==> run a <==
==> flow/design.v <==
module processor
(
	output reg w_en,
	output reg done,
	output reg [7:0] addr,
	output reg [31:0] data_out,
	input clk,
	input rst_n,
	input start,
	input [31:0] data_in
);
	parameter RESET = 3'd0;
	parameter READ_DATA = 3'd1;
	parameter READ_INSTRUCTON = 3'd2;
	parameter DELAY = 3'd3;
	parameter EXECUTE = 3'd4;
	parameter ADD = 3'd0;
	parameter SUB = 3'd1;
	parameter MUL = 3'd2;
	parameter TR = 3'd3;
	parameter DET = 3'd4;
	reg [2:0] cs,ns;
	reg [1:0] read_data_counter;
	reg [3:0] a11,a12,a21,a22,b11,b12,b21,b22;
	always@(posedge clk or negedge rst_n)begin
		if(~rst_n) cs <= RESET;
		else cs <= ns;
	end
	always@(*)begin
		case(cs)
			RESET : ns = (start & rst_n) ? READ_DATA : RESET;
			READ_DATA : ns = (read_data_counter == 2) ? READ_INSTRUCTON : READ_DATA;
			READ_INSTRUCTON : ns = DELAY;
			DELAY : ns = EXECUTE;
			EXECUTE : ns = RESET;
			default : ns = RESET;
		endcase
	end
	always@(posedge clk or negedge rst_n)begin
		if(~rst_n)begin
			done <= 0;
			w_en <= 0;
			addr <= 8'd255;
			data_out <= 0;
			read_data_counter <= 0;
			a11 <= 0;
			a12 <= 0;
			a21 <= 0; 
			a22 <= 0;
			b11 <= 0;
			b12 <= 0;
			b21 <= 0;
			b22 <= 0;	
		end
		else begin
			case(ns)
				RESET : begin
					done <= 0;
					w_en <= 0;
					addr <= 8'd255;
					data_out <= 0;
					read_data_counter <= 0;
					a11 <= 0;
					a12 <= 0;
					a21 <= 0; 
					a22 <= 0;
					b11 <= 0;
					b12 <= 0;
					b21 <= 0;
					b22 <= 0;
				end
				READ_DATA : begin
					done <= 0;
					w_en <= 0;
					addr <= 8'd255;
					data_out <= 0;
					read_data_counter <= read_data_counter + 1;
					a11 <= data_in[3:0];
					a12 <= data_in[7:4];
					a21 <= data_in[11:8]; 
					a22 <= data_in[15:12];
					b11 <= data_in[19:16];
					b12 <= data_in[23:20];
					b21 <= data_in[27:24];
					b22 <= data_in[31:28];
				end
				READ_INSTRUCTON : begin
					done <= 0;
					w_en <= 0;
					addr <= 0;
					data_out <= 0;
					read_data_counter <= 0;
					a11 <= a11;
					a12 <= a12;
					a21 <= a21; 
					a22 <= a22;
					b11 <= b11;
					b12 <= b12;
					b21 <= b21;
					b22 <= b22;
				end
				DELAY : begin
					done <= done;
					w_en <= w_en;
					addr <= addr;
					data_out <= 0;
					read_data_counter <= 0;
					a11 <= a11;
					a12 <= a12;
					a21 <= a21; 
					a22 <= a22;
					b11 <= b11;
					b12 <= b12;
					b21 <= b21;
					b22 <= b22;
				end
				EXECUTE : begin
					addr <= data_in[7:0];
					read_data_counter <= read_data_counter;
					a11 <= a11;
					a12 <= a12;
					a21 <= a21; 
					a22 <= a22;
					b11 <= b11;
					b12 <= b12;
					b21 <= b21;
					b22 <= b22;
					case(data_in[31:29])
						ADD : begin
							done <= 1;
							w_en <= 1;
							data_out [7:0] <= $signed(a11) + $signed(b11);
							data_out [15:8] <= $signed(a12) + $signed(b12);
							data_out [23:16] <= $signed(a21) + $signed(b21);
							data_out [31:24] <= $signed(a22) + $signed(b22);
						end
						SUB : begin
							done <= 1;
							w_en <= 1;
							data_out [7:0] <= $signed(a11) - $signed(b11);
							data_out [15:8] <= $signed(a12) - $signed(b12);
							data_out [23:16] <= $signed(a21) - $signed(b21);
							data_out [31:24] <= $signed(a22) - $signed(b22);
						end
						MUL : begin
							done <= 1;
							w_en <= 1;
							data_out [7:0] <= ($signed(a11) * $signed(b11)) + ($signed(a12) * $signed(b21));
							data_out [15:8] <= ($signed(a11) * $signed(b12)) + ($signed(a12) * $signed(b22));
							data_out [23:16] <= ($signed(a21) * $signed(b11)) + ($signed(a22) * $signed(b21));
							data_out [31:24] <= ($signed(a21) * $signed(b12)) + ($signed(a22) * $signed(b22));
						end
						TR : begin
							done <= 1;
							w_en <= 1;
							data_out [7:0] <= {a11[3],a11[3],a11[3],a11[3],a11};
							data_out [15:8] <= {a21[3],a21[3],a21[3],a21[3],a21};
							data_out [23:16] <= {a12[3],a12[3],a12[3],a12[3],a12};
							data_out [31:24] <= {a22[3],a22[3],a22[3],a22[3],a22};
						end
						DET : begin
							done <= 1;
							w_en <= 1;
							data_out <= ($signed(a11) * $signed(a22)) - ($signed(a12) * $signed(a21));
						end
						default : begin
							done <= 0;
							w_en <= 0;
						end
					endcase
				end
			endcase
		end
	end
endmodule
==> flow/run.sh <==
#!/bin/bash
# the make line also repeats each setting of config.mk as NAME=value (left out here)
make -C /OpenROAD-flow-scripts/flow DESIGN_CONFIG=/design/flow/config.mk WORK_HOME=/design/flow/orfs CLKGATE_MAP_FILE= finish
==> flow/config.mk <==
export PLATFORM = sky130hd
export DESIGN_NAME = processor
export DESIGN_NICKNAME = processor
export VERILOG_FILES = /design/flow/design.v
export SDC_FILE = /design/flow/constraint.sdc
export NUM_CORES = 4
export LEC_CHECK = 0
export ABC_AREA = 1
export CAP_MARGIN = 15
export CORE_MARGIN = 2
export CORE_UTILIZATION = 72
export CTS_CLUSTER_DIAMETER = 28
export CTS_CLUSTER_SIZE = 14
export HOLD_SLACK_MARGIN = -0.05
export PLACE_DENSITY_LB_ADDON = 0.27
export SETUP_SLACK_MARGIN = 1.26
export SLEW_MARGIN = 0
export TNS_END_PERCENT = 5
==> flow/constraint.sdc <==
create_clock -name core_clock -period 5.15 [get_ports {clk}]
set_input_delay 1.0300 -clock core_clock [delete_from_list [all_inputs] [get_ports {clk}]]
set_output_delay 1.0300 -clock core_clock [all_outputs]
set_load 0.01 [all_outputs]
==> run b: changes against run a <==
ABC_AREA = default   (was 1)
CAP_MARGIN = 20   (was 15)
CORE_UTILIZATION = 58   (was 72)
CTS_CLUSTER_DIAMETER = 102   (was 28)
CTS_CLUSTER_SIZE = default   (was 14)
GPL_ROUTABILITY_DRIVEN = 0   (was default)
GPL_TIMING_DRIVEN = 1   (was default)
HOLD_SLACK_MARGIN = default   (was -0.05)
PLACE_DENSITY = 0.37   (was default)
PLACE_DENSITY_LB_ADDON = default   (was 0.27)
SETUP_SLACK_MARGIN = default   (was 1.26)
SLEW_MARGIN = 20   (was 0)
TNS_END_PERCENT = default   (was 5)
==> flow/constraint.sdc (replaced) <==
create_clock -name core_clock -period 4.46 [get_ports {clk}]
set_input_delay 0.8920 -clock core_clock [delete_from_list [all_inputs] [get_ports {clk}]]
set_output_delay 0.8920 -clock core_clock [all_outputs]
set_load 0.01 [all_outputs]
==> run c: changes against run a <==
CAP_MARGIN = 20   (was 15)
CORE_UTILIZATION = 68   (was 72)
CTS_CLUSTER_DIAMETER = default   (was 28)
CTS_CLUSTER_SIZE = default   (was 14)
HOLD_SLACK_MARGIN = default   (was -0.05)
PLACE_DENSITY_LB_ADDON = default   (was 0.27)
SETUP_SLACK_MARGIN = default   (was 1.26)
SLEW_MARGIN = 20   (was 0)
TNS_END_PERCENT = default   (was 5)
==> flow/constraint.sdc (replaced) <==
create_clock -name core_clock -period 8.63 [get_ports {clk}]
set_input_delay 1.7260 -clock core_clock [delete_from_list [all_inputs] [get_ports {clk}]]
set_output_delay 1.7260 -clock core_clock [all_outputs]
set_load 0.01 [all_outputs]
==> run d: changes against run a <==
ABC_AREA = default   (was 1)
CAP_MARGIN = 20   (was 15)
CORE_UTILIZATION = 58   (was 72)
CTS_CLUSTER_DIAMETER = default   (was 28)
CTS_CLUSTER_SIZE = default   (was 14)
HOLD_SLACK_MARGIN = default   (was -0.05)
PLACE_DENSITY_LB_ADDON = default   (was 0.27)
SETUP_SLACK_MARGIN = 1.18   (was 1.26)
SLEW_MARGIN = 20   (was 0)
TNS_END_PERCENT = default   (was 5)
==> flow/constraint.sdc (replaced) <==
create_clock -name core_clock -period 4.88 [get_ports {clk}]
set_input_delay 0.9760 -clock core_clock [delete_from_list [all_inputs] [get_ports {clk}]]
set_output_delay 0.9760 -clock core_clock [all_outputs]
set_load 0.01 [all_outputs]
==> summary.txt <==
impl run done, here's what came out: outcome no timing/DRC/antenna violations, Non-Filler Instances 1,694, Reg2Reg Setup Slack 240 ps, reg-to-reg endpoint data_out[14]$_DFFE_PN0P_, Placement Rows 51, Reg area 2028 sq um, top cells by area fa_1, ha_1, dfrtp_1, inv_1, xnor2_1, CP Buf/Inv Count 2, Iteration-0 DRC Markers 679, worst setup margin 239.0 ps, met1 GRT Util 45.88%, max_slew headroom 41.33%, Comb/total area 63.74%, DP Worst Slack 119.5 ps
[end of results for run d]
==> summary.txt <==
impl run done, here's what came out: WHS 454.8 ps, crit-path max FO 26, CP Buf/Inv Count 3, Reg area 2013 sq um, Via density 5.688, max_slew headroom 37.91%, top cells by area fa_1, ha_1, dfrtp_1, inv_1, nand2_1, Synth flops 80, outcome no timing/DRC/antenna violations, DP Worst Slack 3364 ps, # Cells Yosys 1,684, Reg2Reg Setup Slack 3290 ps, met1 GRT Util 47.08%, Placement Rows 49, Non-Filler Instances 1,968, Iteration-0 DRC Markers 883, worst setup margin 3288 ps
[end of results for run c]
==> summary.txt <==
impl run done, here's what came out: Non-Filler Instances 2,017, FMAX 219.5 MHz, met1 GRT Util 54.20%, Comb/total area 61.96%, Placement Rows 48, max_slew headroom 23.16%, outcome no timing/DRC/antenna violations, Routed WL per cell 18.74 um, top cells by area fa_1, ha_1, dfrtp_1, inv_1, nand2_1, Iteration-0 DRC Markers 1,306, reg-to-reg endpoint data_out[14]$_DFFE_PN0P_, post-synthesis instance total 1,684, post-layout net count 2,113, DP Worst Slack 404.6 ps, Clock transition at path regs 70 ps, Reg2Reg Setup Slack 590 ps, Reg area 2048 sq um
[end of results for run a]
==> summary.txt <==
impl run done, here's what came out: Comb/total area 63.14%, Placement Rows 51, Cells after DPL 1,688, worst setup margin -110.4 ps, top cells by area fa_1, ha_1, dfrtp_1, inv_1, xnor2_1, SO Faults setup timing, met1 GRT Util 45.67%, outcome finished with violations, final setup fails 20, Reg area 2023 sq um, Post-synth seq share 17.35%, CP Buf/Inv Count 2, Latency at later pin 350 ps, Non-Filler Instances 1,714, DP Worst Slack -283.6 ps, Reg2Reg Setup Slack -110 ps, Iteration-0 DRC Markers 558, max_slew headroom 31.69%
[end of results for run b]
